==> flow/design.v <==
module APB_INT_Count#(
    parameter DATA_WIDTH = 32,
    parameter ADDR_WIDTH = 16
) 
(
    input  wire                     PCLK,         
    input  wire                     PRESETn,      
    input  wire                     PSEL,         
    input  wire                     PENABLE,      
    input  wire                     PWRITE,       
    input  wire [ADDR_WIDTH-1:0]    PADDR,        
    input  wire [DATA_WIDTH-1:0]    PWDATA,       
    output reg  [DATA_WIDTH-1:0]    PRDATA,       
    output reg                      PREADY,       
    output reg                      PSLVERR,      
    output  wire                    linux_irq,    
    output  wire                    lim_irq,      
    output  wire                    itim_irq,     
    input  wire                     linux_ack,    
    input  wire                     lim_ack,      
    input  wire                     itim_ack      
);
    reg [DATA_WIDTH-1:0] control_regs[0:3];           
    reg [DATA_WIDTH-1:0] linux_count[0:9];            
    reg [DATA_WIDTH-1:0] lim_count[0:9];              
    reg [DATA_WIDTH-1:0] itim_count[0:9];             
    reg invalid_access;   
    always @(posedge PCLK) begin
        if (!PRESETn) begin
            integer x;
            for (x = 0; x < 10; x = x + 1) begin
                linux_count[x] <= {DATA_WIDTH{1'b0}};
            end
        end else if (PSEL && PENABLE && PWRITE && (PADDR == 16'h0010)) begin
            linux_count[0] <= PWDATA;   
        end else if (linux_irq) begin
            linux_count[0] <= linux_count[0] + 1;
        end else if (linux_ack) begin
            integer j;
            for (j = 9; j > 0; j = j - 1) begin
                linux_count[j] <= linux_count[j-1];
            end
            linux_count[0] <= 0;
        end
    end
    always @(posedge PCLK) begin
        if (!PRESETn) begin
            integer y;
            for (y = 0; y < 10; y = y + 1) begin
                lim_count[y] <= {DATA_WIDTH{1'b0}};
            end
        end else if (PSEL && PENABLE && PWRITE && (PADDR == 16'h0040)) begin
            lim_count[0] <= PWDATA;   
        end else if (lim_irq) begin
            lim_count [0] <= lim_count[0] + 1;
        end else if (lim_ack) begin
            integer k;
            for (k = 9; k > 0; k = k - 1) begin 
                lim_count[k] <= lim_count[k-1];
            end
            lim_count[0] <= 0;
        end
    end
    always @(posedge PCLK) begin
        if (!PRESETn) begin
            integer z;
            for (z = 0; z < 10; z = z + 1) begin
                itim_count[z] <= {DATA_WIDTH{1'b0}};
            end
        end else if (PSEL && PENABLE && PWRITE && (PADDR == 16'h0080)) begin
            itim_count[0] <= PWDATA;   
        end else if (itim_irq) begin
            itim_count [0] <= itim_count[0] + 1;
        end else if (itim_ack) begin
            integer l;
            for (l = 9; l > 0; l = l - 1) begin
                itim_count[l] <= itim_count[l-1];
            end
            itim_count[0] <= 0;
        end
    end 
    localparam [31:0] VERSION = 32'h0000_0001;  
    assign linux_irq = control_regs[1][0];
    assign lim_irq = control_regs[2][0];
    assign itim_irq = control_regs[3][0];
    always @(posedge PCLK or negedge PRESETn) begin
        if (!PRESETn) begin
            integer i;
            for (i = 1; i < 4; i = i + 1) control_regs[i] <= {DATA_WIDTH{1'b0}};
            PREADY <= 1'b0;
            PRDATA <= {DATA_WIDTH{1'b0}};
            PSLVERR <= 1'b0;
            invalid_access <= 1'b0;
        end else begin
            PREADY <= 1'b1;
            PSLVERR <= 1'b0;
            if (linux_ack) begin
                control_regs[1][0] <= 0;
            end
            if (lim_ack) begin
                control_regs[2][0] <= 0;
            end            
            if (itim_ack) begin
                control_regs[3][0] <= 0;
            end
            invalid_access <= 1'b0;
            if (PSEL && PENABLE) begin
                if (PWRITE) begin  
                    case (PADDR)
                        16'h0000, 16'h0004, 16'h0008, 16'h000C:
                            control_regs[(PADDR >> 2)] <= PWDATA;
                        16'h0010, 16'h0040, 16'h0080: ;  
                        default: begin
                            invalid_access <= 1'b1;   
                        end
                    endcase
                end else begin
                    case (PADDR)
                        16'h0000: PRDATA <= VERSION;
                        16'h0004, 16'h0008, 16'h000C: PRDATA <= control_regs[(PADDR >> 2)];
                        16'h0010: PRDATA <= linux_count[0];
                        16'h0014: PRDATA <= linux_count[1];
                        16'h0018: PRDATA <= linux_count[2];
                        16'h001C: PRDATA <= linux_count[3];
                        16'h0020: PRDATA <= linux_count[4];
                        16'h0024: PRDATA <= linux_count[5];
                        16'h0028: PRDATA <= linux_count[6];
                        16'h002C: PRDATA <= linux_count[7];
                        16'h0030: PRDATA <= linux_count[8];
                        16'h0034: PRDATA <= linux_count[9];
                        16'h0040: PRDATA <= lim_count[0];
                        16'h0044: PRDATA <= lim_count[1];
                        16'h0048: PRDATA <= lim_count[2];
                        16'h004C: PRDATA <= lim_count[3];
                        16'h0050: PRDATA <= lim_count[4];
                        16'h0054: PRDATA <= lim_count[5];
                        16'h0058: PRDATA <= lim_count[6];
                        16'h005C: PRDATA <= lim_count[7];
                        16'h0060: PRDATA <= lim_count[8];
                        16'h0064: PRDATA <= lim_count[9];
                        16'h0080: PRDATA <= itim_count[0];
                        16'h0084: PRDATA <= itim_count[1];
                        16'h0088: PRDATA <= itim_count[2];
                        16'h008C: PRDATA <= itim_count[3];
                        16'h0090: PRDATA <= itim_count[4];
                        16'h0094: PRDATA <= itim_count[5];
                        16'h0098: PRDATA <= itim_count[6];
                        16'h009C: PRDATA <= itim_count[7];
                        16'h00A0: PRDATA <= itim_count[8];
                        16'h00A4: PRDATA <= itim_count[9];
                        default: begin
                            PRDATA <= {DATA_WIDTH{1'b0}};   
                            invalid_access <= 1'b1;         
                        end
                    endcase
                end 
                if (invalid_access) begin
                    PSLVERR <= 1'b1;
                    PREADY <= 1'b0;   
                end else begin
                    PSLVERR <= 1'b0;
                    PREADY <= 1'b1;   
                end
            end else begin
                    PREADY <= 1'b0;   
            end
        end
    end
endmodule
==> flow/run.sh <==
#!/bin/bash
# the make line also repeats each setting of config.mk as NAME=value (left out here)
make -C /OpenROAD-flow-scripts/flow DESIGN_CONFIG=/design/flow/config.mk WORK_HOME=/design/flow/orfs CLKGATE_MAP_FILE= finish
==> flow/config.mk <==
export PLATFORM = sky130hd
export DESIGN_NAME = APB_INT_Count
export DESIGN_NICKNAME = APB_INT_Count
export VERILOG_FILES = /design/flow/design.v
export SDC_FILE = /design/flow/constraint.sdc
export NUM_CORES = 4
export LEC_CHECK = 0
export CAP_MARGIN = 20
export CORE_MARGIN = 2
export CORE_UTILIZATION = 25
export SLEW_MARGIN = 20
==> flow/constraint.sdc <==
create_clock -name core_clock -period 6.76 [get_ports {PCLK}]
set_input_delay 1.3520 -clock core_clock [delete_from_list [all_inputs] [get_ports {PCLK}]]
set_output_delay 1.3520 -clock core_clock [all_outputs]
set_load 0.01 [all_outputs]
==> results of run 1 <==
[metrics by stage]
stage	setup WS (ns)	total power [mW]	hold WS, ns	cell area [um^2]
CTS	1.92	13.4	0.427	54500
floorplan	3.06	6.89	0.393	47200
detailed placement	1.16	7.12	0.419	50800
global route	1.65	13.7	0.452	54600
finish	1.82	13.4	0.423	54600
global placement	1.26	7.12	0.411	50800
[layout make-up]
class                   count  area [um^2]  area share [%]
inverters                  12         52.6          0.0963
diodes                      2         5.00         0.00917
repair buffers            251         2360            4.33
flip-flops and latches   1091        22500            41.2
clock buffers             159         3230            5.91
clock inverters            43          507           0.929
well taps                2495         3120            5.72
multi-input cells        4299        22800            41.8
[layer usage]
| metal | routed length (um) | track usage [%] |
|---|---|---|
| met2 | 83600 | 29.3 |
| met3 | 20600 | 4.35 |
| met5 | 35 | 0 |
| met1 | 76400 | 25.1 |
| met4 | 11400 | 10.1 |
==> notes.md, run 1 <==
Update from the flow run.

The layout overhead on the synthesized area is 15.5%. Global routing consumed, over all layers together, 19.2% of the routing resources. The instance count on the critical path is 10. Looking at the group totals, the largest power group turns out to be sequential cells.

The headroom to the max-slew limit is 12.8%. Per the CTS log, the root buffer master is sky130_fd_sc_hd__clkbuf_16. Buffers inserted during clock tree synthesis total between 100 and 150. The flow ran to the end and the layout has no timing, DRC or antenna violations. The number of design-rule violations left by the first detailed-router iteration is between 6,000 and 7,000. The detail route stage leaves a number of antenna-violating nets equal to 0. The launch point of the critical path was reported as PADDR[1]. The final number of max-transition violations is 0. The clock group share of total power is approximately 48%. The switching power as a share of total power is a little under a quarter. In the final timing run, aggregate negative setup slack is 0 ns.

The arrival time of the worst setup path is 5.59 ns. TritonRoute reported its final design rule violation total as 0. Of all cell types, the one taking the most synthesized area is sky130_fd_sc_hd__dfxtp_1. The synthesized cell area is between 40,000 and 50,000 um^2. The estimated wirelength of the detail-placed design is approximately 120,000 um. In the final layout, the fill cell count is 20,058. The compound-cell area share of the yosys netlist is around 22%. In the synthesized netlist, the cells that appear most often are 1,948 x sky130_fd_sc_hd__nand2_1, 974 x sky130_fd_sc_hd__a21oi_1, 960 x sky130_fd_sc_hd__dfxtp_1.

The power of the clock network is approximately 6.4 mW. Max fanout on the critical path was recorded as 52. The post-synth register bit count is approximately 1,100. The area of the core region is 188,000 um^2. The worst hold path terminates at PREADY. The combinational power share is 4.1%. In this run the deepest clock path goes through 3 buffers.

The tally of max-capacitance violations is 0. In this run, post-CTS repair resized a total of 0 instances. The share of synthesized cell area in and, or, nand and nor gates is 21.8%. The H-tree generated during clock tree synthesis spans 3 levels. The mean number of vias per cell is 5.39. The post-synthesis share of cell area spent on full adders, half adders and majority gates is less than 1%.

The power report lists the combinational group at 0.544 mW. The worst register-to-register path has a depth of 7. The most frequent cell after synthesis is sky130_fd_sc_hd__nand2_1. The worst register-to-register path ends at itim_count[0][20]. Measured on the finished design, the core utilization comes to 29.1%. The fmax is 202 MHz.

The leading register cell type out of synthesis is sky130_fd_sc_hd__dfxtp_1. The die span in x is between 400 and 500 um. Counting every sink on the clock net gives 1,091. The script logs the mean routed wire length per placed instance as 23.0 um.

In this design, the stage delay of the slowest critical-path cell is around 1.1 ns. The power per standard cell area is 245 nW/um^2. The number of placement rows is 159. The skew report gives the latency at the later pin of the worst-skew pair as 0.74 ns. Buffers added to address setup during post-CTS repair amount to 0. The switching component of the power is 3.17 mW. The class of the worst hold path is register to register. The routed design has around 190,000 um of wire. The number of buffers inserted by port buffering is 92. The leakage power figure is 17.9 nW. Post-route period utilization is reported as 73.1%. According to the finish report, the design has a final net count of 5,822. Along the critical path, the tally of buffer and inverter instances is 4. Setup repair after global routing left no endpoint under its margin. Synthesis handed over a netlist of 5,902 instances. The minimum clock period after layout is 4.94 ns. The final weighted congestion recorded by global placement is 0.934. The startpoint of the most critical register-to-register path is itim_count[0][0]. The initial antenna violation count is 7. The timing report shows the most common cell along the critical path to be sky130_fd_sc_hd__buf_4. The height of the die is between 400 and 500 um. The cell count in the Yosys report is 5,902.

The worst clock skew on the final layout is 0.0281 ns. The number of cells on the worst hold path is listed as 1. The post-synthesis xor/xnor area fraction is 0.519%.

Counting flops with a built-in enable in the synthesized netlist gives 0. The sequential-cell power consumption is about 6.5 mW. For reference, the most critical setup path is categorized as input port to register. The post-synthesis mux area share is 3.03%.

The global route stage reports its total congestion overflow as 0. The wire length of the first global-routing pass is about 280,000 um. The share of the Yosys chip area taken by registers is 47.6%.

In the post-synthesis netlist, the biggest area contributors are sky130_fd_sc_hd__dfxtp_1 41%, sky130_fd_sc_hd__nand2_1 15%, sky130_fd_sc_hd__a21oi_1 10%, sky130_fd_sc_hd__dfrtp_1 6.9%, sky130_fd_sc_hd__a22oi_1 3.9%. The last element of the critical path is lim_count[5][25]. The number of global-route vias before repair came to 41,045. For reference, the post-synthesis area per instance comes to 8.00 um^2. Across all register-to-register paths, the minimum setup slack is 3.54 ns. The number of detailed-route iterations in the first pass is 18.

The net count after synthesis is between 5,000 and 6,000. The logs give a warning total of 51. The kind of cell with the highest combined delay on the critical path is simple AND/OR/NAND/NOR gates. STA puts the critical path data required time at 7.41 ns.

The initial cell density of the core is 25.1%. According to the Yosys statistics, the synthesized design has a chip area of 47,200 um^2. The critical path's slowest stage uses the library cell sky130_fd_sc_hd__or4_1.

The clock tree from TritonCTS is done. The internal power of the cells totals 10.2 mW. Leaving out filler cells and counting taps, the final layout contains 8,352. The transition time recorded at the tightest slew-check pin is around 1.3 ns.

The power share of the sequential group is 48.1%. Buffers inserted to repair hold after CTS numbered 0. The post-synthesis async set-or-reset flop share is approximately an eighth. The number of instances in the placed design is 8,147. During I/O placement, the number of pins put on the boundary was 93. The startpoint of the worst hold path is invalid_access. STA classifies the critical path startpoint as an input port. The category of the worst setup path capture point is a register. The number of failing setup endpoints in the final timing report is 0. The synthesis log from Yosys contains 5 warnings. The number of failing hold endpoints at the final stage is 0. The area share of the largest cell type after synthesis is 40.7%. Per the synthesis report, the number of distinct cell types is 82. Entering global routing, the biggest net connects 210 pins. For reference, the critical path cell chain is clkdlybuf4s50_1, or4_1, nor4_4, buf_4, nand2_2, buf_4, nand3_4, buf_4, nand2_1, a21oi_1. The overall chip area is 192,000 um^2.

The maximum ir drop on the vdd rail is 0.217 mV. The post-CTS clock slew at the launch and capture registers of the worst setup and hold paths is 0.07 ns. The via count of the routed design is 45,046. The largest family of logic cells by area is AND-OR/OR-AND gates.
==> run 2, diff against run 1 <==
Settings changed: ABC_AREA set to 1, CAP_MARGIN 20 to 0, CELL_PAD_IN_SITES_DETAIL_PLACEMENT set to 2, CORE_ASPECT_RATIO set to 1.01, CORE_MARGIN 2 to 9, CORE_UTILIZATION 25 to 51, CTS_CLUSTER_DIAMETER set to 47, CTS_CLUSTER_SIZE set to 95, GPL_ROUTABILITY_DRIVEN set to 0, GPL_TIMING_DRIVEN set to 0, MIN_ROUTING_LAYER set to met2, PLACE_DENSITY set to 0.51, SETUP_SLACK_MARGIN set to 0.45, SLEW_MARGIN 20 to 0.
Clock period 6.76 ns to 7.14 ns, I/O delays scaled along.
==> run 2 against run 1 <==
- the flow now stops in detailed placement
- synthesized cell count rose by 23%
- area after synthesis rose by 9.1%
- die size fell by 41%
==> notes.md, run 2 <==
Results of the run.

The total of flip-flops plus latches after synthesis is 1,123 (+2.9%). The net count after synthesis is 7,328 (+23%). The number of placement rows is 116 (-27%). The area of the core region is 99,700 um^2 (-47%). The count of library flops with an enable pin is 32 (+32). The synthesis warning total is 5 (unchanged). The area share of the largest cell type after synthesis is 37.3% (-3.4 points). Among the non-sequential cells, AND-OR/OR-AND gates take the most area. The first error in the log reads "[ERROR DPL-0033] detailed placement checks failed during check placement". The height of the die is 337 um (-23%).

The synthesized cell area is 51,500 um^2 (+9.1%). The flow did not finish. The post-synthesis average cell area came to 7.09 um^2 (-11%). The post-synth area from yosys stat is 51,500 um^2 (+9.1%).

The unique cell type count in the Yosys netlist is 41 (-50%). The most frequent cell after synthesis is sky130_fd_sc_hd__o21ai_0. The number of top-level design ports is 93 (unchanged). By count the netlist is led by 1,452 x sky130_fd_sc_hd__o21ai_0, 1,063 x sky130_fd_sc_hd__inv_1, 988 x sky130_fd_sc_hd__a21oi_1. The overall chip area is 113,000 um^2 (-41%). Sorting the synthesized cells by area gives the leading types as sky130_fd_sc_hd__dfxtp_1 37%, sky130_fd_sc_hd__o21ai_0 14%, sky130_fd_sc_hd__a21oi_1 9.6%, sky130_fd_sc_hd__inv_1 7.7%, sky130_fd_sc_hd__dfrtp_1 6.4%. The cell count after synthesis is 7,269 (+23%). The stage where the flow stopped is detailed placement. The initial cell density of the core is 51.7% (+27 points). The number of buffers inserted by port buffering is 92 (unchanged). The post-synthesis mux area share is 0% (-3.0 points). The share of synthesized cell area in and, or, nand and nor gates is 16.7% (-5.1 points).

The post-synthesis share of cell area spent on full adders, half adders and majority gates came to 0.0729% (-0.0066 points). The compound-cell area share of the yosys netlist is 24.9% (+3.0 points). The die span in x was 334 um (-24%). The cell type with the largest total area is sky130_fd_sc_hd__dfxtp_1. Looking at the cell usage after synthesis, the top flip-flop cell is sky130_fd_sc_hd__dfxtp_1. The post-synthesis xor/xnor area fraction came to 0.493% (-0.026 points). The cell count in the Yosys report is 7,269 (+23%). The sequential fraction of the synthesis area was 45.5% (-2.1 points). The post-synthesis async set-or-reset flop share is 11.7% (-0.34 points).
## run 2: metrics by stage
step / total power [mW] / cells / hold WS, ns
3_3_place_gp: 7.94 / 8659 / 0.408
2_1_floorplan: 7.52 / 7269 / 0.403
==> run 3, diff against run 2 <==
Settings changed: CAP_MARGIN 0 to 20, CELL_PAD_IN_SITES_DETAIL_PLACEMENT 2 to unset, CORE_ASPECT_RATIO 1.01 to unset, CORE_MARGIN 9 to 2, CORE_UTILIZATION 51 to 72, CTS_CLUSTER_DIAMETER 47 to 88, CTS_CLUSTER_SIZE 95 to 10, GPL_ROUTABILITY_DRIVEN 0 to unset, GPL_TIMING_DRIVEN 0 to unset, MIN_ROUTING_LAYER met2 to unset, PLACE_DENSITY 0.51 to 0.37, SETUP_SLACK_MARGIN 0.45 to unset, SLEW_MARGIN 0 to 20, TNS_END_PERCENT set to 5.
Clock period 7.14 ns to 6.4 ns, I/O delays scaled along.
==> run 3 against run 2 <==
- area after synthesis unchanged
- now clean on timing, DRC and antenna
- synthesized cell count is the same
- die size is 35% lower
==> notes.md, run 3 <==
Update from the flow run.

Total power for the finished layout comes to 15.3 mW. The commonest register cell is sky130_fd_sc_hd__dfxtp_1. The last element of the critical path is PRDATA[3]. Setup total negative slack on the finished layout was measured at 0 ns.

The number of detailed-route iterations in the first pass is 7. The post-synthesis xor/xnor area fraction is 0.493% (unchanged). The total of flip-flops plus latches after synthesis was 1,123 (unchanged). The combinational power share is 6.6%.

For reference, the most critical setup path is categorized as input port to register. The largest single stage delay on the critical path is 0.74 ns. The leakage power figure is 22.0 nW. At the later pin of the worst-skew pair, clock insertion delay measures 0.73 ns. The number of hold buffers added after CTS was 0. The share of synthesized cell area in and, or, nand and nor gates is 16.7% (unchanged). The class of the worst hold path is register to register. The initial cell density of the core was 72.4% (+21 points). The cell count after synthesis is 7,269 (unchanged).

The final timing report derives a shortest allowable period of ~4.3 ns. The largest family of logic cells by area is AND-OR/OR-AND gates. The synthesis warning total is 5 (unchanged).

The residual DRC count is 0. The category of the worst setup path capture point is a register. The number of filler cells placed in the layout is 5,321. The height of the die was 272 um (-20%). The number of instances on the worst hold path is 2. The largest total area in the synthesized netlist belongs to sky130_fd_sc_hd__dfxtp_1. The finished design was reported to have a net count of 7,135. After its last routability iteration, the placer logged a weighted congestion of 1.03. Detailed-route iteration 0 reported a violation count of between 7,000 and 8,000. The number of placement rows is 98 (-16%).

Among cell families on the critical path, the largest total delay comes from simple AND/OR/NAND/NOR gates. The end of the worst register-to-register path is itim_count[2][11]. Summed over all nets, the half-perimeter wirelength after detailed placement is 110,000 um. The number of buffers inserted by port buffering came to 92 (unchanged).

The switching power as a share of total power is 25.3%. The headroom to the max-slew limit is a little under a quarter. The flow ran to the end and the layout has no timing, DRC or antenna violations. The synthesized cell area is 51,500 um^2 (unchanged). The unique cell type count in the Yosys netlist is 41 (unchanged). The power per standard cell area is 273 nW/um^2.

The length in cells of the worst reg-to-reg path is 5. The final timing summary puts the cycle share of the worst path at approximately 66%. The worst setup path is launched from an input port. Once routing completed, OpenROAD measured the worst setup slack at 2.15 ns. The overall chip area is 73,700 um^2 (-35%).

The clock tree from TritonCTS is done. The wire length of the first global-routing pass is 256,000 um. The startpoint of the worst hold path is lim_count[9][3]. The post-synthesis average cell area is 7.09 um^2 (unchanged). The net count after synthesis was 7,328 (unchanged).

The area of the core region is 71,100 um^2 (-29%). Per the CTS log, the maximum H-tree level is 4. Of the total power, the clock network draws 43.4%. Per the STA report, the cell with the highest stage delay on the worst path is sky130_fd_sc_hd__nand2_1. The number of global-route vias before repair is about 45,000. The post-synth area from yosys stat is 51,500 um^2 (unchanged). The compound-cell area share of the yosys netlist came to 24.9% (unchanged). The report lists the cells along the critical path as clkdlybuf4s50_1, nor2_1, nand2_1, nor2_4, buf_12, nand2_1, o21ai_0, nor2_1, nand2_1, nor2_1, nand2_1, nand2_1, nand2_1.

The remaining antenna violation count after routing is 0. The longest clock path from root to sink contains 3 buffers. The clock net in this run drives a total of 1,123 sinks.

The number of top-level design ports was 93 (unchanged). For this run, the total global-route usage over all layers was measured as 44.3%. The final routed wirelength across all metal layers is 168,000 um. The power in combinational cells is just over 1 mW. The instance count on the critical path is 13. The sequential-cell power consumption is 7.65 mW. The post-synthesis mux area share is 0% (unchanged).

The startpoint of the most critical setup path is PADDR[13]. The worst clock skew on the final layout is 0.0227 ns. The layout overhead on the synthesized area is 8.70%. In this run the post-CTS setup repair buffer count came out at 0. Looking at the gate-level netlist, the highest instance count belongs to sky130_fd_sc_hd__o21ai_0. Timing analysis after detailed placement gives a worst setup slack of 1.74 ns. The clock tree root buffer cell is sky130_fd_sc_hd__clkbuf_16. The power of the clock network is 6.65 mW. In this run the VDD rail shows a maximum IR drop of 0.257 mV. The number of buffers created by CTS is 130. The slew at the pin with the worst max-slew slack is 1.14 ns. After synthesis, the cell types taking the most area are sky130_fd_sc_hd__dfxtp_1 37%, sky130_fd_sc_hd__o21ai_0 14%, sky130_fd_sc_hd__a21oi_1 9.6%, sky130_fd_sc_hd__inv_1 7.7%, sky130_fd_sc_hd__dfrtp_1 6.4%. The overall overflow remaining after global route is 0. Per the post-run analysis, buffers plus inverters along the critical path come to 2. The internal portion of the total power is 11.4 mW. Per the timing report, the achievable frequency comes out to 235 MHz. The die span in x is 272 um (-19%). The launch point of the worst register-to-register path is recorded as control_regs[3][0].

Setup repair after global routing left no endpoint under its margin. The required arrival time at the worst endpoint is 7.06 ns. The via count of the routed design is approximately 50,000. The highest net fanout along the worst path is 134. The post-synthesis share of cell area spent on full adders, half adders and majority gates is 0.0729% (unchanged). Hold-check failures listed in the final report amount to 0. The count of library flops with an enable pin is 32 (unchanged).

Ranked by instance count, the synthesized netlist is headed by 1,452 x sky130_fd_sc_hd__o21ai_0, 1,063 x sky130_fd_sc_hd__inv_1, 988 x sky130_fd_sc_hd__a21oi_1. The maximum number of pins on one net before global-route repair is 202. The post-synthesis async set-or-reset flop share came to 11.7% (unchanged). The largest power group is sequential cells. In this run the power spent charging and discharging nets is 3.88 mW.

The sequential fraction of the synthesis area is 45.5% (unchanged). The endpoint of the worst hold-timing path is lim_count[9][3]. The area share of the largest cell type after synthesis is 37.3% (unchanged). The mean number of vias per cell is 6.20.

The tool warning count is just under 80. The initial antenna violation count is 8. The per-cell routed wire length is 20.8 um. In this run the maximum-capacitance check reported violations numbering 0.

For flop-to-flop paths, the worst setup slack is 3.57 ns. The cell repeated most along the worst path is sky130_fd_sc_hd__nand2_1. The cell count in the Yosys report is 7,269 (unchanged). The flow reports that sequential cells draw 49.9% of the design power. The end-of-flow timing check tallies setup violations at 0. The quantity of gates resized following cts is 0. Data arrives at the worst endpoint at a little under 5 ns.

The final number of max-transition violations is 0. On the reported timing paths, the clock transition at the registers reads 0.05 ns.
run 3: cell type report:
cell class	instances	area, um^2	area share [%]
diodes	7	17.5	0.0313
clock buffers	159	3380	6.04
clock inverters	14	254	0.454
inverters	1071	4020	7.18
multi-input cells	4569	21800	38.9
flip-flops and latches	1123	23500	41.9
well taps	950	1190	2.12
repair buffers	181	1910	3.41
run 3: routing by layer:
metal / global-route usage, % / wire length [um] / share of wire [%]
met4: 22.4 / 9490 / 5.7
met5: 0 / 37 / 0.022
met3: 12.0 / 23200 / 14
met1: 61.3 / 65200 / 39
met2: 64.0 / 69800 / 42
run 3: per-stage QoR:
step | hold slack (ns) | instance area (um^2) | utilization [%] | instances
global route | 0.457 | 56000 | 78.7 | 8067
global placement | 0.432 | 52300 | 73.5 | 7892
CTS | 0.445 | 56000 | 78.7 | 8066
finish | 0.442 | 56000 | 78.7 | 8074
detailed placement | 0.437 | 52300 | 73.6 | 7893
floorplan | 0.403 | 51500 | - | 7269
==> run 4, diff against run 3 <==
Settings changed: ABC_AREA 1 to 0, CELL_PAD_IN_SITES_GLOBAL_PLACEMENT set to 3, CORE_ASPECT_RATIO set to 0.83, CORE_UTILIZATION 72 to 39, CTS_CLUSTER_DIAMETER 88 to 129, CTS_CLUSTER_SIZE 10 to 92, GPL_TIMING_DRIVEN set to 0, HOLD_SLACK_MARGIN set to 0.1, MIN_ROUTING_LAYER set to met2, PLACE_DENSITY 0.37 to unset, SETUP_SLACK_MARGIN set to -0.16, SLEW_MARGIN 20 to 25, TNS_END_PERCENT 5 to 85.
Clock period 6.4 ns to 10.0 ns, I/O delays scaled along.
==> run 4 against run 3 <==
- the flow now stops in global routing
- die size increased by 68%
- synthesized cell count decreased by 19%
- area after synthesis decreased by 8.3%
==> notes.md, run 4 <==
Results of the run.

The flow did not finish. The stage where the flow stopped is global routing. The first error in the log reads "[ERROR GRT-0116] Global routing finished with congestion. Check the congestion regions in the DRC Viewer". The overall overflow remaining after global route is 3,545. The height of the die is 321 um (+18%). The post-synthesis xor/xnor area fraction came to 0.519% (+0.026 points). The global placer's final weighted congestion came to 1.35 (+30%).

The cell count after synthesis is 5,902 (-19%). The total of flip-flops plus latches after synthesis is 1,091 (-2.8%). The number of buffers inserted by port buffering is 86 (-6.5%).

Among the non-sequential cells, AND-OR/OR-AND gates take the most area. The area share of the largest cell type after synthesis is 40.7% (+3.4 points). The maximum root-to-sink buffer count came to 3 (unchanged). Among all cell types in the netlist, the one instantiated most often is sky130_fd_sc_hd__nand2_1. The area of the core region came to 120,000 um^2 (+69%). The number of placement rows is 116 (+18%). The synthesized cell area is 47,200 um^2 (-8.3%). The die span in x is 386 um (+42%). The count of library flops with an enable pin is 0 (-100%).

The buffers inserted during post-CTS setup optimization is 0 (unchanged). The initial cell density of the core came to 39.2% (-33 points). The total cell area at the placement stage is 51,800 um^2 (-1.0%). The synthesis warning total came to 5 (unchanged). The number of top-level design ports came to 93 (unchanged). The synthesis run shows the most used standard cells to be 1,948 x sky130_fd_sc_hd__nand2_1, 974 x sky130_fd_sc_hd__a21oi_1, 960 x sky130_fd_sc_hd__dfxtp_1.

The post-synthesis average cell area is 8.00 um^2 (+13%). The compound-cell area share of the yosys netlist is 21.9% (-3.0 points). The estimated wirelength of the detail-placed design came to 245,000 um (+120%). The cts-stage hold buffer count was 0 (unchanged). The quantity of gates resized following cts is 0 (unchanged). The overall chip area is 124,000 um^2 (+68%). The main area contributors are sky130_fd_sc_hd__dfxtp_1 41%, sky130_fd_sc_hd__nand2_1 15%, sky130_fd_sc_hd__a21oi_1 10%, sky130_fd_sc_hd__dfrtp_1 6.9%, sky130_fd_sc_hd__a22oi_1 3.9%.

The cell count in the Yosys report was 5,902 (-19%). The post-synthesis mux area share came to 3.03% (+3.0 points). The cell type with the largest total area is sky130_fd_sc_hd__dfxtp_1. The unique cell type count in the Yosys netlist is 82 (+100%). The number of buffers created by CTS is 34 (-74%). Summed over all routing layers, the global router reports a total usage of 92.5%.

The net count after synthesis was 5,961 (-19%). The post-synthesis share of cell area spent on full adders, half adders and majority gates is 0.0795% (+0.0066 points). The post-synthesis async set-or-reset flop share is 12.0% (+0.34 points). The share of synthesized cell area in and, or, nand and nor gates is 21.8% (+5.1 points). The worst slack at placement is 2.74 ns (+1.00 ns). The leading register cell type out of synthesis is sky130_fd_sc_hd__dfxtp_1.

The number of sinks driven by the clock tree is 1,091 (-2.8%). The number of instances in the placed design was 7,665 (-2.9%). The sequential fraction of the synthesis area is 47.6% (+2.1 points). CTS placed an instance of sky130_fd_sc_hd__clkbuf_16 at the clock tree root. The post-synth area from yosys stat came to 47,200 um^2 (-8.3%). The count of H-tree levels built during CTS is 2 (-2).
## run 4: through the flow
stage          hold WS (ns)  TNS, ns  total power, mW
4_1_cts               0.334        0             7.55
3_5_place_dp          0.407        0             5.06
3_3_place_gp          0.404  -316.67             5.04
2_1_floorplan         0.393        0             4.66
## run 4: metal layers
layer  track usage, %  overflow
met1                -         -
met3              106      2508
met5             92.2       329
met2             91.1       446
met4             73.9       262
==> run 5, diff against run 4 <==
Settings changed: ABC_AREA 0 to 1, CAP_MARGIN 20 to 15, CELL_PAD_IN_SITES_DETAIL_PLACEMENT set to 2, CELL_PAD_IN_SITES_GLOBAL_PLACEMENT 3 to unset, CORE_ASPECT_RATIO 0.83 to 1.01, CORE_MARGIN 2 to 9, CORE_UTILIZATION 39 to 51, CTS_CLUSTER_DIAMETER 129 to 127, CTS_CLUSTER_SIZE 92 to 95, GPL_ROUTABILITY_DRIVEN set to 0, HOLD_SLACK_MARGIN 0.1 to unset, PLACE_DENSITY set to 0.51, SETUP_SLACK_MARGIN -0.16 to 0.45, SLEW_MARGIN 25 to 0, TNS_END_PERCENT 85 to unset.
Clock period 10.0 ns to 7.14 ns, I/O delays scaled along.
==> run 5 against run 4 <==
- the flow stops in detailed placement
- die size shrank 9.0%
- area after synthesis rose by 9.1%
- synthesized cell count up 23%
==> notes.md, run 5 <==
Results of the run.

The cell count after synthesis is 7,269 (+23%). The unique cell type count in the Yosys netlist is 41 (-50%). The number of placement rows is 116 (unchanged). The share of synthesized cell area in and, or, nand and nor gates was 16.7% (-5.1 points). The synthesized cell area is 51,500 um^2 (+9.1%).

The die span in x came to 334 um (-13%). The compound-cell area share of the yosys netlist came to 24.9% (+3.0 points). The net count after synthesis was 7,328 (+23%). The run stopped with a tool error. The commonest cells after synthesis are 1,452 x sky130_fd_sc_hd__o21ai_0, 1,063 x sky130_fd_sc_hd__inv_1, 988 x sky130_fd_sc_hd__a21oi_1. The post-synthesis mux area share came to 0% (-3.0 points).

The area share of the largest cell type after synthesis is 37.3% (-3.4 points). The count of library flops with an enable pin is 32 (+32). The largest family of logic cells by area is AND-OR/OR-AND gates. The initial cell density of the core is 51.7% (+12 points).

The total of flip-flops plus latches after synthesis is 1,123 (+2.9%). The number of top-level design ports is 93 (unchanged). The cell type with the largest total area is sky130_fd_sc_hd__dfxtp_1.

The post-synthesis average cell area is 7.09 um^2 (-11%). By instance count, the leading cell after synthesis is sky130_fd_sc_hd__o21ai_0. The area of the core region is 99,700 um^2 (-17%).

The overall chip area was 113,000 um^2 (-9.0%). The post-synth area from yosys stat came to 51,500 um^2 (+9.1%). The post-synthesis xor/xnor area fraction is 0.493% (-0.026 points).

The tool reported: "[ERROR DPL-0033] detailed placement checks failed during check placement". The stage where the flow stopped is detailed placement. The cell count in the Yosys report was 7,269 (+23%). The post-synthesis share of cell area spent on full adders, half adders and majority gates came to 0.0729% (-0.0066 points). The post-synthesis async set-or-reset flop share came to 11.7% (-0.34 points).

The synthesis warning total was 5 (unchanged). For this run, the leading register cell type out of synthesis is sky130_fd_sc_hd__dfxtp_1. The number of buffers inserted by port buffering is 92 (+7.0%).

Ranked by total cell area, the synthesized netlist is headed by sky130_fd_sc_hd__dfxtp_1 37%, sky130_fd_sc_hd__o21ai_0 14%, sky130_fd_sc_hd__a21oi_1 9.6%, sky130_fd_sc_hd__inv_1 7.7%, sky130_fd_sc_hd__dfrtp_1 6.4%. The height of the die was 337 um (+5.1%). The sequential fraction of the synthesis area is 45.5% (-2.1 points).
-- run 5: per-stage QoR --
| stage | worst slack (ns) | instance area [um^2] | power, mW | cells | hold WS, ns |
|---|---|---|---|---|---|
| 3_3_place_gp | -6.71 | 54100 | 7.94 | 8659 | 0.408 |
| 2_1_floorplan | 1.94 | 51500 | 7.52 | 7269 | 0.403 |
==> run 6, diff against run 5 <==
Settings changed: CAP_MARGIN 15 to 20, CELL_PAD_IN_SITES_DETAIL_PLACEMENT 2 to unset, CORE_ASPECT_RATIO 1.01 to unset, CORE_MARGIN 9 to 2, CORE_UTILIZATION 51 to 64, CTS_CLUSTER_DIAMETER 127 to unset, CTS_CLUSTER_SIZE 95 to unset, GPL_ROUTABILITY_DRIVEN 0 to unset, GPL_TIMING_DRIVEN 0 to unset, MIN_ROUTING_LAYER met2 to unset, PLACE_DENSITY 0.51 to unset, SETUP_SLACK_MARGIN 0.45 to unset, SLEW_MARGIN 0 to 20.
Clock period 7.14 ns to 7.36 ns, I/O delays scaled along.
==> run 6 against run 5 <==
- now clean on timing, DRC and antenna
- die size is 27% lower
- area after synthesis unchanged
- synthesized cell count unchanged
==> notes.md, run 6 <==
Update from the flow run.

The run finished with no timing, DRC or antenna violations. The total of flip-flops plus latches after synthesis is 1,123 (unchanged). The quantity of gates resized following cts is 0. The overall chip area is 82,800 um^2 (-27%).

The count of library flops with an enable pin is 32 (unchanged). The number of top-level design ports is 93 (unchanged). Per the post-run analysis, buffers plus inverters along the critical path come to 3. According to the timing report, the critical path is captured at linux_count[7][20].

The startpoint type of the worst setup path is an input port. The registers of the reported paths see a clock transition of 0.06 ns. Counting tap cells, the placed design contains a total of between 7,000 and 8,000 instances. The area of the core region was 80,200 um^2 (-20%). The highest net fanout along the worst path is between 150 and 200.

The die span in x is 288 um (-14%). The final weighted congestion recorded by global placement is 0.950. According to the finish report, the design has a final net count of about 7,100. In the post-synthesis netlist, the cell with the most instances is sky130_fd_sc_hd__o21ai_0. The number of buffers inserted by port buffering came to 92 (unchanged). The script parses the final routing iteration and logs DRC violations as 0. Total global-route track usage over all layers is 38.6%. The cell count after synthesis is 7,269 (unchanged). The sequential cell area is between 20,000 and 25,000 um^2. The wire length of the first global-routing pass is 247,000 um.

The timing report shows that the slowest cell on the worst path is sky130_fd_sc_hd__buf_4. The biggest area contributor in the post-synthesis netlist is sky130_fd_sc_hd__dfxtp_1. The via count of the routed design is 47,941. The capture point of the worst register-to-register path is recorded as itim_count[2][27].

The design internal power is 10.3 mW. The post-synthesis average cell area is 7.09 um^2 (unchanged). The OpenROAD report gives the critical path a data arrival time of roughly 5.5 ns.

The worst slack at placement is 1.94 ns. Headroom to the max-slew limit came out at 23.5%. The largest family of logic cells by area is AND-OR/OR-AND gates. The cell sequence reported for the critical path is clkdlybuf4s50_1, nor2_1, nand2_1, nor2_4, buf_4, nand3_1, nand3_4, buf_12, o21ai_0, a21oi_1. The number of detailed-route iterations in the first pass is 7. In this run, power in flip-flops and latches comes to 6.63 mW. The area share of the largest cell type after synthesis is 37.3% (unchanged).

The share of synthesized cell area in and, or, nand and nor gates was 16.7% (unchanged). The utilization after layout is 70.1%. For reference, the final report shows the max-slew violation count at 0. The net count after synthesis is 7,328 (unchanged). Summed over the clock group, the power is 6.09 mW. The min-delay analysis places its worst path in the category register to register.

The clock tree root buffer cell is sky130_fd_sc_hd__clkbuf_16. The script computed the net switching share of total power as 24.2%. In this run the maximum-capacitance check reported violations numbering 0. Per the finish-stage timing summary, setup violations number 0. The routed design shows a wire length per standard cell of 20.0 um. The post-synth area from yosys stat is 51,500 um^2 (unchanged). The launch point of the worst min-delay path is recorded as lim_count[9][16].

The filler cells instantiated in the layout total 6,913. For the worst setup path, the data required time is 7.97 ns. The post-synthesis async set-or-reset flop share is 11.7% (unchanged).

Setup repair after global routing left no endpoint under its margin. The number of global-route vias before repair is about 42,000. The compound-cell area share of the yosys netlist is 24.9% (unchanged). The maximum number of pins on one net before global-route repair is 231.

Looking at the setup timing report, the critical path kind is input port to register. The cts-stage hold buffer count is 0. The largest power group is sequential cells.

For the worst-skew pair, the clock arrives at the later sink with an insertion delay of 0.70 ns. The leading register cell type out of synthesis is sky130_fd_sc_hd__dfxtp_1. The post-route clock period utilization is 66.3%. The switching component of the power is 3.28 mW. The startpoint of the most critical register-to-register path is control_regs[3][0].

Compared with the post-synthesis result, the final layout area differs by 9.14%. The maximum root-to-sink buffer count is 3. The height of the die is 288 um (-15%). Dividing total power by cell area gives a power density of 241 nW/um^2.

The worst hold path was traced through 2 stages. The post-synthesis share of cell area spent on full adders, half adders and majority gates was 0.0729% (unchanged). The cell count in the Yosys report is 7,269 (unchanged).

Post-CTS timing repair inserted 0 buffers for setup. The startpoint of the most critical setup path is PADDR[13]. The count of cells in the finished layout, fillers not included, comes to between 8,000 and 9,000. The synthesized cell area came to 51,500 um^2 (unchanged). The initial cell density of the core is 64.3% (+13 points). The transition time recorded at the tightest slew-check pin is 1.15 ns.

The worst stage delay on the critical path is 0.70 ns. The cell family contributing the most delay on the critical path is simple AND/OR/NAND/NOR gates. The CTS report gives the tree buffer count as 116.

The unique cell type count in the Yosys netlist was 41 (unchanged). The leakage power figure is 22.1 nW. The clock net in this run drives a total of around 1,100 sinks. The length in cells of the worst reg-to-reg path is 4. Walking the critical path from launch to capture passes 10 cell instances.

The initial antenna violation count is 10. The remaining antenna violation count after routing is 0. Yosys attributes the largest share of cell area to sky130_fd_sc_hd__dfxtp_1 37%, sky130_fd_sc_hd__o21ai_0 14%, sky130_fd_sc_hd__a21oi_1 9.6%, sky130_fd_sc_hd__inv_1 7.7%, sky130_fd_sc_hd__dfrtp_1 6.4%. The overall overflow remaining after global route is 0.

The post-layout worst setup margin is 2.48 ns. The power in combinational cells is around 0.85 mW. The number of failing hold endpoints at the final stage is 0. On the final layout, the worst hold slack is ~0.44 ns. The number of design-rule violations left by the first detailed-router iteration is 5,849. For this run the detailed placement stage logged an HPWL of 109,000 um. In the synthesized netlist, the cells that appear most often are 1,452 x sky130_fd_sc_hd__o21ai_0, 1,063 x sky130_fd_sc_hd__inv_1, 988 x sky130_fd_sc_hd__a21oi_1. Across the VDD grid, the largest voltage drop is roughly 0.22 mV. The clock network accounts for 44.9% of the total power. The H-tree was split into 3 levels. The post-synthesis mux area share is 0% (unchanged). Per the detail_route report, vias per standard cell equal approximately 5.8.

For flop-to-flop paths, the worst setup slack is around 4.6 ns. STA shows the worst min-delay path finishing at lim_count[9][16]. Per the detailed-route log, wirelength across all metal layers totals 164,000 um. The worst clock skew on the final layout is 0.0268 ns.

The tool warning count is 65. The flow reports an fmax of 205 MHz. Adding up every negative setup slack in the final design gives 0 ns. The number of placement rows is 104 (-10%). The synthesis warning total is 5 (unchanged). The minimum clock period after layout is 4.88 ns.

The clock tree from TritonCTS is done. The post-synthesis xor/xnor area fraction was 0.493% (unchanged). The sequential fraction of the synthesis area is 45.5% (unchanged). STA classifies the critical path endpoint as a register.

The flow reports that combinational logic draws 6.2% of the design power. Summing all multi-input logic gate instances after layout gives around 22,000 um^2. The power share of the sequential group is 48.9%.
run 6: cell type report:
| type | instances | share of cell area (%) |
|---|---|---|
| clock inverters | 48 | 0.981 |
| clock buffers | 166 | 6.08 |
| repair buffers | 163 | 2.97 |
| well taps | 1060 | 2.36 |
| multi-input cells | 4569 | 38.7 |
| flip-flops and latches | 1123 | 41.7 |
| diodes | 2 | 0.00890 |
| inverters | 1071 | 7.15 |
run 6: layer usage:
| metal | share of wire [%] | GRT usage (%) | vias up |
|---|---|---|---|
| met5 | 0.047 | 0 | - |
| met4 | 4.3 | 15.3 | 12 |
| met3 | 11 | 8.72 | 338 |
| met2 | 42 | 55.4 | 2107 |
| met1 | 43 | 56.2 | 22074 |
| li1 | - | - | 23410 |
run 6: per-stage QoR:
stage,instance area [um^2],total power [mW]
final,56200,13.6
after global placement,52300,7.55
after global routing,56200,14.0
after floorplan,51500,7.29
after CTS,56200,13.6
after detailed placement,52300,7.58
==> run 7, diff against run 6 <==
Settings changed: CAP_MARGIN 20 to 0, CELL_PAD_IN_SITES_DETAIL_PLACEMENT set to 2, CORE_ASPECT_RATIO set to 1.01, CORE_MARGIN 2 to 9, CORE_UTILIZATION 64 to 51, CTS_CLUSTER_SIZE set to 95, GPL_ROUTABILITY_DRIVEN set to 0, GPL_TIMING_DRIVEN set to 0, MIN_ROUTING_LAYER set to met2, SETUP_SLACK_MARGIN set to 0.45, SLEW_MARGIN 20 to 10.
Clock period 7.36 ns to 7.14 ns, I/O delays scaled along.
==> run 7 against run 6 <==
- die size up 36%
- the run now fails in detailed placement
- synthesized cell count unchanged
- area after synthesis unchanged
==> notes.md, run 7 <==
Results of the run.

The largest family of logic cells by area is AND-OR/OR-AND gates. The number of top-level design ports is 93 (unchanged). The cell count after synthesis came to 7,269 (unchanged).

The share of synthesized cell area in and, or, nand and nor gates is 16.7% (unchanged). The cell count in the Yosys report is 7,269 (unchanged). The overall chip area is 113,000 um^2 (+36%). The post-synthesis xor/xnor area fraction was 0.493% (unchanged). The post-synthesis mux area share is 0% (unchanged). The number of buffers inserted by port buffering is 92 (unchanged). The total of flip-flops plus latches after synthesis was 1,123 (unchanged). The stage where the flow stopped is detailed placement. In the post-synthesis netlist, the cell with the most instances is sky130_fd_sc_hd__o21ai_0. The net count after synthesis is 7,328 (unchanged). The post-synthesis async set-or-reset flop share is 11.7% (unchanged).

For reference, the top cells by area after synthesis are sky130_fd_sc_hd__dfxtp_1 37%, sky130_fd_sc_hd__o21ai_0 14%, sky130_fd_sc_hd__a21oi_1 9.6%, sky130_fd_sc_hd__inv_1 7.7%, sky130_fd_sc_hd__dfrtp_1 6.4%. The post-synthesis average cell area came to 7.09 um^2 (unchanged). The die span in x came to 334 um (+16%). The sequential fraction of the synthesis area is 45.5% (unchanged). The height of the die is 337 um (+17%). The synthesized design spends more area on one cell type than any other, namely sky130_fd_sc_hd__dfxtp_1.

The area share of the largest cell type after synthesis is 37.3% (unchanged). The flow did not finish. The first error in the log reads "[ERROR DPL-0033] detailed placement checks failed during check placement". The post-synthesis share of cell area spent on full adders, half adders and majority gates came to 0.0729% (unchanged). The count of library flops with an enable pin is 32 (unchanged). The leading register cell type out of synthesis is sky130_fd_sc_hd__dfxtp_1. By count the netlist is led by 1,452 x sky130_fd_sc_hd__o21ai_0, 1,063 x sky130_fd_sc_hd__inv_1, 988 x sky130_fd_sc_hd__a21oi_1.

The post-synth area from yosys stat came to 51,500 um^2 (unchanged). The area of the core region is 99,700 um^2 (+24%). The unique cell type count in the Yosys netlist is 41 (unchanged). The synthesis warning total is 5 (unchanged). The initial cell density of the core was 51.7% (-13 points). The synthesized cell area is 51,500 um^2 (unchanged). The number of placement rows is 116 (+12%).

The compound-cell area share of the yosys netlist is 24.9% (unchanged).
## run 7: metrics by stage
| stage | instances | hold slack, ns |
|---|---|---|
| floorplan | 7269 | 0.403 |
| global placement | 8659 | 0.408 |
==> run 8, diff against run 7 <==
Settings changed: CAP_MARGIN 0 to 40, CELL_PAD_IN_SITES_DETAIL_PLACEMENT 2 to unset, CORE_ASPECT_RATIO 1.01 to 1.41, CORE_MARGIN 9 to 2, CORE_UTILIZATION 51 to 72, CTS_CLUSTER_DIAMETER set to 84, CTS_CLUSTER_SIZE 95 to 10, GPL_ROUTABILITY_DRIVEN 0 to unset, GPL_TIMING_DRIVEN 0 to unset, MIN_ROUTING_LAYER met2 to unset, PLACE_DENSITY set to 0.42, SETUP_SLACK_MARGIN 0.45 to 1.12, SLEW_MARGIN 10 to 20.
Clock period 7.14 ns to 3.76 ns, I/O delays scaled along.
==> run 8 against run 7 <==
- the run now finishes clean
- synthesized cell count stayed put
- area after synthesis unchanged
- die size down 35%
==> notes.md, run 8 <==
Update from the flow run.

The routing layer with the top usage in global route is met2. The die span in x is 229 um (-31%). The number of nets in the layout is approximately 7,200. The estimated wirelength of the detail-placed design is 115,000 um. Global routing used 74.0% of the available met2 tracks. The height of the die is 322 um (-4.7%). Relative to the synthesized area, the layout overhead comes to 11.8%. The last element of the critical path is invalid_access. The tool warning count for the run is between 40 and 50. The final timing report gives a worst setup slack of 1.06 ns. The worst pin sits at a relative slew slack of 35.8%. The design internal power is 19.7 mW. The post-route clock period utilization is 71.7%.

The clock latency reported for the late side of the worst-skew pair is 0.74 ns. The run reported a max-capacitance violation count of 0. The wire length of the first global-routing pass is 261,000 um. The number of placement rows was 116 (unchanged). The minimum clock period after layout is 2.70 ns. The OpenROAD report gives the critical path a required time of approximately 4.4 ns. Sequential power for this build is around 13 mW. After synthesis, the cell types taking the most area are sky130_fd_sc_hd__dfxtp_1 37%, sky130_fd_sc_hd__o21ai_0 14%, sky130_fd_sc_hd__a21oi_1 9.6%, sky130_fd_sc_hd__inv_1 7.7%, sky130_fd_sc_hd__dfrtp_1 6.4%. In this run the number of cells on the critical path is 16.

The number of buffers inserted by port buffering is 92 (unchanged). The mean number of vias per cell is 6.20. The global placer's final weighted congestion is 1.05. The number of detailed-route iterations in the first pass is 7. The post-CTS clock slew at the launch and capture registers of the worst setup and hold paths is about 0.060 ns. The slew at the pin with the worst max-slew slack is 0.960 ns. The area of the core region is 71,000 um^2 (-29%). The cell count after synthesis is 7,269 (unchanged). The sequential fraction of the synthesis area is 45.5% (unchanged).

The largest power group is sequential cells. Per the post-route antenna check, the number of violating nets is 0. The number of buffers created by CTS is 130. The leading register cell type out of synthesis is sky130_fd_sc_hd__dfxtp_1. The final total negative setup slack is 0 ns. The net count after synthesis is 7,328 (unchanged). The worst slack at placement is 0.188 ns. Across every metal layer, demand over resource in global routing totals 45.3%. The synthesis warning total came to 5 (unchanged). The share of total power dissipated in sequential elements is 49.5%.

The number of sinks driven by the clock tree is 1,123. sky130_fd_sc_hd__o21ai_0 is the most common cell in the netlist. The critical path's slowest cell is sky130_fd_sc_hd__clkdlybuf4s50_1. The switching power as a share of total power is 24.9%. The overall overflow remaining after global route is 0. The post-synthesis async set-or-reset flop share is 11.7% (unchanged). The worst setup path is launched from an input port. After detailed routing, the total wire length is 172,000 um. In this design, the critical path's most frequently occurring cell is sky130_fd_sc_hd__nand2_1. The worst register-to-register path ends at lim_count[0][27]. The post-synth area from yosys stat is 51,500 um^2 (unchanged).

Per the post-run analysis, buffers plus inverters along the critical path come to 4. Among cell families on the critical path, the largest total delay comes from simple AND/OR/NAND/NOR gates. The initial cell density of the core is 72.6% (+21 points). The critical path class is input port to register. The initial antenna violation count was 22. The total power is 26.3 mW.

The cell type that accounts for the most area after synthesis is sky130_fd_sc_hd__dfxtp_1. The clock tree root buffer cell is sky130_fd_sc_hd__clkbuf_16. The highest net fanout along the worst path is 32. The number of design-rule violations left by the first detailed-router iteration is 5,834.

The H-tree generated during clock tree synthesis spans 4 levels. The category of the worst setup path capture point is a register. The maximum ir drop on the vdd rail is 0.488 mV. The final timing report lists a max-slew violation count of 0. The most critical setup path has its startpoint at PADDR[1]. The cell count in the Yosys report is 7,269 (unchanged). The met3 demand-to-capacity share in global routing is 11.6%. The report lists the power per cell area as 456 nW/um^2. The synthesized cell area is 51,500 um^2 (unchanged). The met1 usage in global routing is 50.0%. The hold slack is between 0.4 and 0.5 ns.

The clock network burns 43.6% of the power. The type recorded for the worst min-delay path is register to register. The overall chip area is 73,700 um^2 (-35%).

Dividing the detail-routed wire length by the instance count gives 21.0 um. The compound-cell area share of the yosys netlist came to 24.9% (unchanged). The post-synthesis average cell area is 7.09 um^2 (unchanged). For the worst flop-to-flop path, the logic depth is 10. Setup repair after global routing could not meet its margin everywhere. The share of synthesized cell area in and, or, nand and nor gates was 16.7% (unchanged). Per the hold report, the tightest min-delay path originates at linux_count[9][28]. The post-synthesis share of cell area spent on full adders, half adders and majority gates is 0.0729% (unchanged).

The number of global-route vias before repair came to 47,788. Setup slack on the worst reg-to-reg path comes out at 1.26 ns. The total of flip-flops plus latches after synthesis is 1,123 (unchanged). The post-synthesis mux area share is 0% (unchanged). For the final database, setup skew stands at 0.0222 ns. The post-synthesis xor/xnor area fraction is 0.493% (unchanged). In this run the critical register-to-register path is launched from lim_count[0][2]. The worst stage delay on the critical path is 0.52 ns. The power report puts the leakage power at 22.8 nW. In the final layout, the fill cell count is 4,839. The maximum root-to-sink buffer count is 3.

Entering global routing, the biggest net connects 132 pins. The clock tree from TritonCTS is done. The number of failing hold endpoints at the final stage is 0.

The number of top-level design ports is 93 (unchanged). The unique cell type count in the Yosys netlist came to 41 (unchanged). Walking the worst path, the cells encountered are clkdlybuf4s50_1, nor2_4, buf_12, nand2_1, buf_4, nor2_1, nand2_1, buf_12, nand2_1, nor2_1, nand2_1, nor2_2, nand2_1, nand2_1, nand2_1, nor2_1. Per the OpenROAD power report, switching power amounts to about 6.5 mW.

The flow ran to the end and the layout has no timing, DRC or antenna violations. The commonest cells after synthesis are 1,452 x sky130_fd_sc_hd__o21ai_0, 1,063 x sky130_fd_sc_hd__inv_1, 988 x sky130_fd_sc_hd__a21oi_1. The residual DRC count is 0. The fmax is 371 MHz.

The count of library flops with an enable pin was 32 (unchanged). The number of instances on the worst hold path is 2. Hold analysis lists the worst path endpoint as linux_count[9][28]. The area share of the largest cell type after synthesis is 37.3% (unchanged). Combinational logic burns under 10% of the power. On the critical path the data arrives at 3.36 ns. The largest family of logic cells by area is AND-OR/OR-AND gates. The via count of the routed design is 50,780. The power in combinational cells is roughly 1.8 mW. Endpoints with negative setup slack in the final report add up to 0. The clock network power reported by the tool is 11.5 mW.
[run 8: metrics by stage]
stage          std cells  instance area (um^2)  utilization, %
2_1_floorplan       7269                 51600               -
3_5_place_dp        7977                 53500            75.3
6_report            8195                 57600            81.1
4_1_cts             8171                 57200            80.7
5_1_grt             8185                 57600            81.1
3_3_place_gp        7977                 53500            75.3
[run 8: area by class of cell]
| type | instances | area (um^2) | share of cell area (%) |
|---|---|---|---|
| Antenna cell | 13 | 32.5 | 0.0565 |
| Timing Repair Buffer | 284 | 3190 | 5.54 |
| Tap cell | 944 | 1180 | 2.05 |
| Clock buffer | 180 | 3570 | 6.20 |
| Multi-Input combinational cell | 4570 | 22000 | 38.2 |
| Inverter | 1071 | 4020 | 6.98 |
| Sequential cell | 1123 | 23500 | 40.7 |
| Clock inverter | 10 | 139 | 0.241 |
[run 8: routing by layer]
layer | wire, um | part of all wire (%)
met5 | 301 | 0.17
met4 | 15500 | 9.0
met3 | 18200 | 11
met2 | 79800 | 46
met1 | 58500 | 34
[run 8: timing repair]
action / CTS / global route
hold endpoints to repair: 1 / 0
hold buffers: 1 / 0
gates resized: 20 / 54
pin swaps: 2 / 4
setup buffers: 3 / 8
gates cloned: 0 / 3
setup endpoints to repair: 261 / 521
==> run 9, diff against run 8 <==
Settings changed: ABC_AREA 1 to unset, CAP_MARGIN 40 to 20, CORE_ASPECT_RATIO 1.41 to unset, CTS_CLUSTER_DIAMETER 84 to unset, CTS_CLUSTER_SIZE 10 to unset, PLACE_DENSITY 0.42 to unset, SETUP_SLACK_MARGIN 1.12 to 0.49.
Clock period 3.76 ns to 3.78 ns, I/O delays scaled along.
==> run 9 against run 8 <==
- still clean
- synthesized cell count shrank 19%
- die size down 8.3%
- first-iteration DRC count increased by 38%
- clock-buffer cell count decreased by 19
- hold slack got worse by 0.33 ns
- non-clock buffer count grew 89
- utilization rose by 2.7 points
==> notes.md, run 9 <==
Update from the flow run.

The number of filler cells placed in the layout is 4,016 (-17%). The switching component of the power was 5.53 mW (-15%). The arrival time of the worst setup path is 3.86 ns (+0.50 ns). The wire length of the first global-routing pass is 273,000 um (+4.7%). The count of H-tree levels built during CTS is 3 (-1). The mean number of vias per cell is 7.00 (+13%). The leakage power figure is 18.7 nW (-18%). Setup repair after global routing could not meet its margin everywhere. The maximum number of pins on one net before global-route repair was 140 (+6.1%). The total of flip-flops plus latches after synthesis is 1,091 (-2.8%). The slew at the pin with the worst max-slew slack is 1.31 ns (+0.353 ns). The initial antenna violation count came to 11 (-50%).

The per-cell routed wire length was 26.7 um (+27%). The number of failing setup endpoints in the final timing report is 0 (unchanged). The length in cells of the worst reg-to-reg path is 9 (-1). The tool warning count came to 50 (+4.2%). The power of the clock network is 11.1 mW (-3%).

The residual DRC count is 0 (unchanged). The power in combinational cells is 1.08 mW (-41%). The startpoint type of the worst setup path is an input port.

The post-synthesis mux area share was 3.03% (+3.0 points). The compound-cell area share of the yosys netlist is 21.9% (-3.0 points). The area of the core region is 64,700 um^2 (-8.8%). The startpoint of the most critical setup path is PADDR[4]. The post-synthesis share of cell area spent on full adders, half adders and majority gates is 0.0795% (+0.0066 points). The initial cell density of the core is 73.0% (+0.39 points). The estimated wirelength of the detail-placed design is 116,000 um (+0.31%). The fmax is slightly above 300 MHz. The worst setup path is captured at a register.

The net count after synthesis is 5,961 (-19%). The number of buffers created by CTS is 107 (-18%). The worst stage delay on the critical path is 0.68 ns (+0.16 ns).

The die span in x is 260 um (+13%). The required arrival time at the worst endpoint is 4.40 ns (-0.03 ns). The maximum ir drop on the vdd rail was 0.452 mV (-7.3%). Per STA, the endpoint of the critical path is PRDATA[23]. By area, the combinational part of the netlist is dominated by AND-OR/OR-AND gates.

The largest power group is sequential cells. The via count of the routed design was 47,904 (-5.7%). The number of top-level design ports is 93 (unchanged). The design internal power came to 18.1 mW (-8.0%).

The critical path's slowest cell is sky130_fd_sc_hd__or4b_1. The number of instances in the placed design was 6,628 (-17%). The number of sinks driven by the clock tree was 1,091 (-2.8%). Relative to the synthesized area, the layout overhead comes to 14.9%.

The utilization after layout is 83.9% (+2.7 points). The maximum root-to-sink buffer count is 3 (unchanged). The post-synthesis async set-or-reset flop share came to 12.0% (+0.34 points). The met2 routed wirelength was 74,500 um (-6.6%). The global placer's final weighted congestion is 1.04 (-0.73%). The overall chip area is 67,600 um^2 (-8.3%). The launch point of the worst register-to-register path is recorded as linux_count[0][0]. The report lists the cells along the critical path as clkdlybuf4s50_1, or4b_1, buf_4, nor4_4, buf_4, a22oi_1, nand4_1, or3_1, nor4_1, o21ai_0. The total met3 wirelength after detailed routing came to 27,100 um (+49%).

The number of nets in the layout is 5,943 (-18%). The instance count on the critical path was 10 (-6). By area the synthesized netlist is led by sky130_fd_sc_hd__dfxtp_1 41%, sky130_fd_sc_hd__nand2_1 15%, sky130_fd_sc_hd__a21oi_1 10%, sky130_fd_sc_hd__dfrtp_1 6.9%, sky130_fd_sc_hd__a22oi_1 3.9%. Grouping stages by cell kind, the critical path spends the most delay in simple AND/OR/NAND/NOR gates. The synthesized cell area came to 47,200 um^2 (-8.3%). The count of library flops with an enable pin was 0 (-100%). The area occupied by multi-input gates was 22,700 um^2 (+3.3%). The cell repeated most along the worst path is sky130_fd_sc_hd__buf_4.

The cell count in the Yosys report is 5,902 (-19%). Clock tree synthesis selected as its root buffer the cell sky130_fd_sc_hd__clkbuf_16. The number of placement rows is 93 (-20%). The cell count after synthesis is 5,902 (-19%).

sky130_fd_sc_hd__dfxtp_1 takes more of the synthesized area than any other cell. The synthesis warning total is 5 (unchanged). The power per standard cell area is 436 nW/um^2 (-4.3%).

The number of global-route vias before repair is 45,374 (-5.1%). The combinational power share was 4.6% (-2.3 points). According to the hold report, the worst path is of the input port to async pin type. The clock latency reported for the late side of the worst-skew pair is 0.71 ns (-0.03 ns).

The highest layer touched by signal routing is met5. The sum of buffers and inverters on the critical path is 3 (-1). The worst slack at placement came to -0.204 ns (-0.392 ns). Counting instances in the post-synthesis netlist gives the leading cell types as 1,948 x sky130_fd_sc_hd__nand2_1, 974 x sky130_fd_sc_hd__a21oi_1, 960 x sky130_fd_sc_hd__dfxtp_1. The post-layout worst setup margin is 0.540 ns (-0.523 ns). The final instance count without filler cells is 6,841 (-17%). The flow ran to the end and the layout has no timing, DRC or antenna violations.

The switching power as a share of total power is 23.4% (-1.5 points). The minimum clock period after layout is 3.24 ns. The sequential-cell power consumption came to 11.5 mW (-10%). TritonCTS built the clock tree. The highest net fanout along the worst path came to 12 (-63%). The all-layer global routing usage is 53.2% (+7.9 points). The number of buffers inserted by port buffering came to 92 (unchanged).

The power share of the sequential group came to 48.7% (-0.8 points). The worst clock skew on the final layout came to 0.0372 ns (+0.0150 ns). The number of design-rule violations left by the first detailed-router iteration came to 8,058 (+38%). The unique cell type count in the Yosys netlist came to 82 (+100%).

The final number of max-transition violations is 0 (unchanged). The final routed wirelength across all metal layers came to 183,000 um (+5.9%). The hold slack is 0.117 ns (-0.325 ns). The number of failing hold endpoints at the final stage is 0 (unchanged). The post-synth area from yosys stat came to 47,200 um^2 (-8.3%). The area share of the largest cell type after synthesis is 40.7% (+3.4 points). The worst-case register-to-register setup slack is 0.71 ns (-0.55 ns).

The most used flip-flop cell after synthesis is sky130_fd_sc_hd__dfxtp_1. The routed metal-1 wire length came to 59,100 um (+0.92%). The remaining antenna violation count after routing came to 0 (unchanged). The headroom to the max-slew limit is 11.6% (-24 points). The setup path with the least slack is of type input port to register. The height of the die came to 260 um (-19%). The tally of max-capacitance violations is 0 (unchanged). The post-CTS clock slew at the launch and capture registers of the worst setup and hold paths is 0.07 ns (about the same).

The post-synthesis average cell area is 8.00 um^2 (+13%). The most frequent cell after synthesis is sky130_fd_sc_hd__nand2_1. The total power was 23.7 mW (-9.9%). The clock group share of total power is 46.7% (+3.1 points). The sequential fraction of the synthesis area is 47.6% (+2.1 points). The number of detailed-route iterations in the first pass is 17 (+10).

The sequential cell area is 22,500 um^2 (-4.1%). The cts-stage hold buffer count is 0 (-1). The share of synthesized cell area in and, or, nand and nor gates was 21.8% (+5.1 points). The post-route clock period utilization is 85.7% (+14 points).

The overall overflow remaining after global route is 0 (unchanged). Per the timing report, the most critical flop-to-flop path finishes at linux_count[0][24]. The post-synthesis xor/xnor area fraction is 0.519% (+0.026 points).
-- run 9: layer usage --
layer  vias up  GRT usage (%)
met5         -              0
met4         4           48.8
met3      1287           17.4
met2      3929           77.2
met1     22059           62.4
li1      20625              -
-- run 9: final cells by class --
cell class / count / share of cell area (%)
antenna: 11 / 0.0507
clock buffer: 161 / 5.85
clock inverter: 39 / 0.897
inverter: 12 / 0.0968
multi-input combinational: 4299 / 41.9
sequential: 1091 / 41.5
tap: 855 / 1.97
timing repair buffer: 373 / 7.82
-- run 9: per-stage QoR --
stage / area [um^2] / TNS (ns)
detailed placement: 50600 / -0.402
CTS: 54200 / 0
global route: 54200 / 0
global placement: 50600 / -0.508
finish: 54300 / 0
floorplan: 47200 / 0
-- run 9: what timing repair did --
| item | 4_1_cts | 5_1_grt |
|---|---|---|
| resized | 0 | 1 |
| endpoints found under the setup margin | 0 | 3 |
| buffers inserted | 0 | 0 |
==> run 10, diff against run 9 <==
Settings changed: CORE_UTILIZATION 72 to 66, CTS_CLUSTER_SIZE set to 55, SETUP_SLACK_MARGIN 0.49 to unset.
Clock period 3.78 ns to 7.81 ns, I/O delays scaled along.
==> run 10 against run 9 <==
- critical endpoint is now lim_count[2][28]
- via count decreased by 4.2%
- routed wire length decreased by 1.7%
- cell area decreased by 3.4%
- clock-buffer cell count decreased by 7
- sequential share of layout area increased by 1.4 points
- largest power group unchanged
- non-clock buffer count decreased by 147
- clock power decreased by about 50%
==> notes.md, run 10 <==
Update from the flow run.

The power in combinational cells is 0.471 mW (-56%). The total of flip-flops plus latches after synthesis is 1,091 (unchanged). The kind of cell with the highest combined delay along the critical path is simple AND/OR/NAND/NOR gates. The required arrival time at the worst endpoint was 8.41 ns (+4.01 ns). The synthesis warning total is 5 (unchanged).

The mean number of vias per cell is 6.77 (-3.4%). The category of the worst setup path capture point is a register. The overall chip area is 73,700 um^2 (+8.9%). The quantity of gates resized following cts is 0 (unchanged).

In the synthesized netlist, the dominant kind of combinational cell is AND-OR/OR-AND gates. The worst-case register-to-register setup slack is 4.58 ns (+3.87 ns). The number of top-level design ports is 93 (unchanged). The utilization after layout was 73.7% (-10 points). The per-cell routed wire length is 26.4 um (-0.92%).

The post-synthesis xor/xnor area fraction was 0.519% (unchanged). The most frequent cell after synthesis is sky130_fd_sc_hd__nand2_1. The number of buffers inserted by port buffering is 92 (unchanged).

The sum of buffers and inverters on the critical path is 2 (-1). The number of filler cells placed in the layout was 5,629 (+40%). Setup repair after global routing left no endpoint under its margin. The cell count in the Yosys report was 5,902 (unchanged). The critical path class is input port to register.

The highest routed metal layer is met5. The number of buffers created by CTS is 109 (+1.9%). The combinational power share is 4.1% (-0.5 points).

The count of library flops with an enable pin is 0 (unchanged). The clock group share of total power was 47.9% (+1.2 points). The number of failing setup endpoints in the final timing report came to 0 (unchanged).

The unique cell type count in the Yosys netlist came to 82 (unchanged). The area occupied by multi-input gates is 22,800 um^2 (+0.35%). The tool warning count came to 65 (+30%).

The number of nets in the layout is 5,798 (-2.4%). The post-route clock period utilization is 70.1% (-16 points). The count of H-tree levels built during CTS is 3 (unchanged).

Per STA, the endpoint of the critical path is lim_count[2][28]. The length in cells of the worst reg-to-reg path is 7 (-2). The compound-cell area share of the yosys netlist is 21.9% (unchanged). The power of the clock network is 5.56 mW (-50%). The slew at the pin with the worst max-slew slack is 1.36 ns (+0.0455 ns).

The post-synthesis async set-or-reset flop share was 12.0% (unchanged). The post-synthesis share of cell area spent on full adders, half adders and majority gates is 0.0795% (unchanged). The sequential-cell power consumption is 5.58 mW (-51%). The global placer's final weighted congestion was 1.02 (-1.4%). Per the timing report, the most critical flop-to-flop path finishes at itim_count[0][20]. The wire length of the first global-routing pass is 264,000 um (-3.2%).

The final total negative setup slack is 0 ns (unchanged). The post-synthesis mux area share was 3.03% (unchanged). The tally of max-capacitance violations is 0 (unchanged). The power share of the sequential group was 48.1% (-0.6 points). In this build the clock could be raised as far as 183 MHz. The highest net fanout along the worst path is 51 (+39). The overall overflow remaining after global route came to 0 (unchanged). Walking the worst path, the cells encountered are clkdlybuf4s50_1, or4_4, nor4_4, nand2_2, nand3_4, buf_4, nand2_1, a21oi_1. The height of the die was 271 um (+4.4%). TritonCTS built the clock tree. The headroom to the max-slew limit is 8.49% (-3.1 points). The flow ran to the end and the layout has no timing, DRC or antenna violations. The instance count on the critical path was 8 (-2).

The clock latency reported for the late side of the worst-skew pair came to 0.70 ns (about the same). The sequential cell area is 22,500 um^2 (unchanged). The switching component of the power came to 2.72 mW (-51%). The initial cell density of the core is 66.4% (-6.6 points). The leakage power figure is 17.8 nW (-5.1%). The number of sinks driven by the clock tree is 1,091 (unchanged). The routed metal-1 wire length is 63,300 um (+7.2%). The final routed wirelength across all metal layers is 179,000 um (-1.7%).

The design internal power came to 8.90 mW (-51%). The cts-stage hold buffer count is 0 (unchanged). The worst stage delay on the critical path came to 1.03 ns (+0.35 ns).

The final number of max-transition violations is 0 (unchanged). Counting I/O delays and the setup requirement, the final critical path takes between 5 and 6 ns.
-- run 10: stage by stage --
stage / setup WS, ns / cells / hold WS, ns / cell area [um^2]
3_3_place_gp: 2.04 / 6575 / 0.429 / 48500
5_1_grt: 2.22 / 6780 / 0.462 / 52400
3_5_place_dp: 1.92 / 6576 / 0.433 / 48500
4_1_cts: 2.59 / 6778 / 0.441 / 52300
2_1_floorplan: 3.90 / 5902 / 0.393 / 47200
6_report: 2.34 / 6784 / 0.438 / 52400
-- run 10: routing by layer --
| layer | up-vias | GRT usage [%] |
|---|---|---|
| li1 | 20294 | - |
| met2 | 3256 | 68.0 |
| met3 | 888 | 14.4 |
| met5 | - | 0 |
| met4 | 4 | 33.5 |
| met1 | 21471 | 60.6 |
-- run 10: cell type report --
type	count	share of cell area (%)
multi-input combinational	4299	43.5
clock buffer	154	6.01
timing repair buffer	226	4.00
tap	950	2.27
antenna	4	0.0191
sequential	1091	42.9
inverter	12	0.100
clock inverter	48	1.24
Power is estimated from default activity; no workload was simulated.
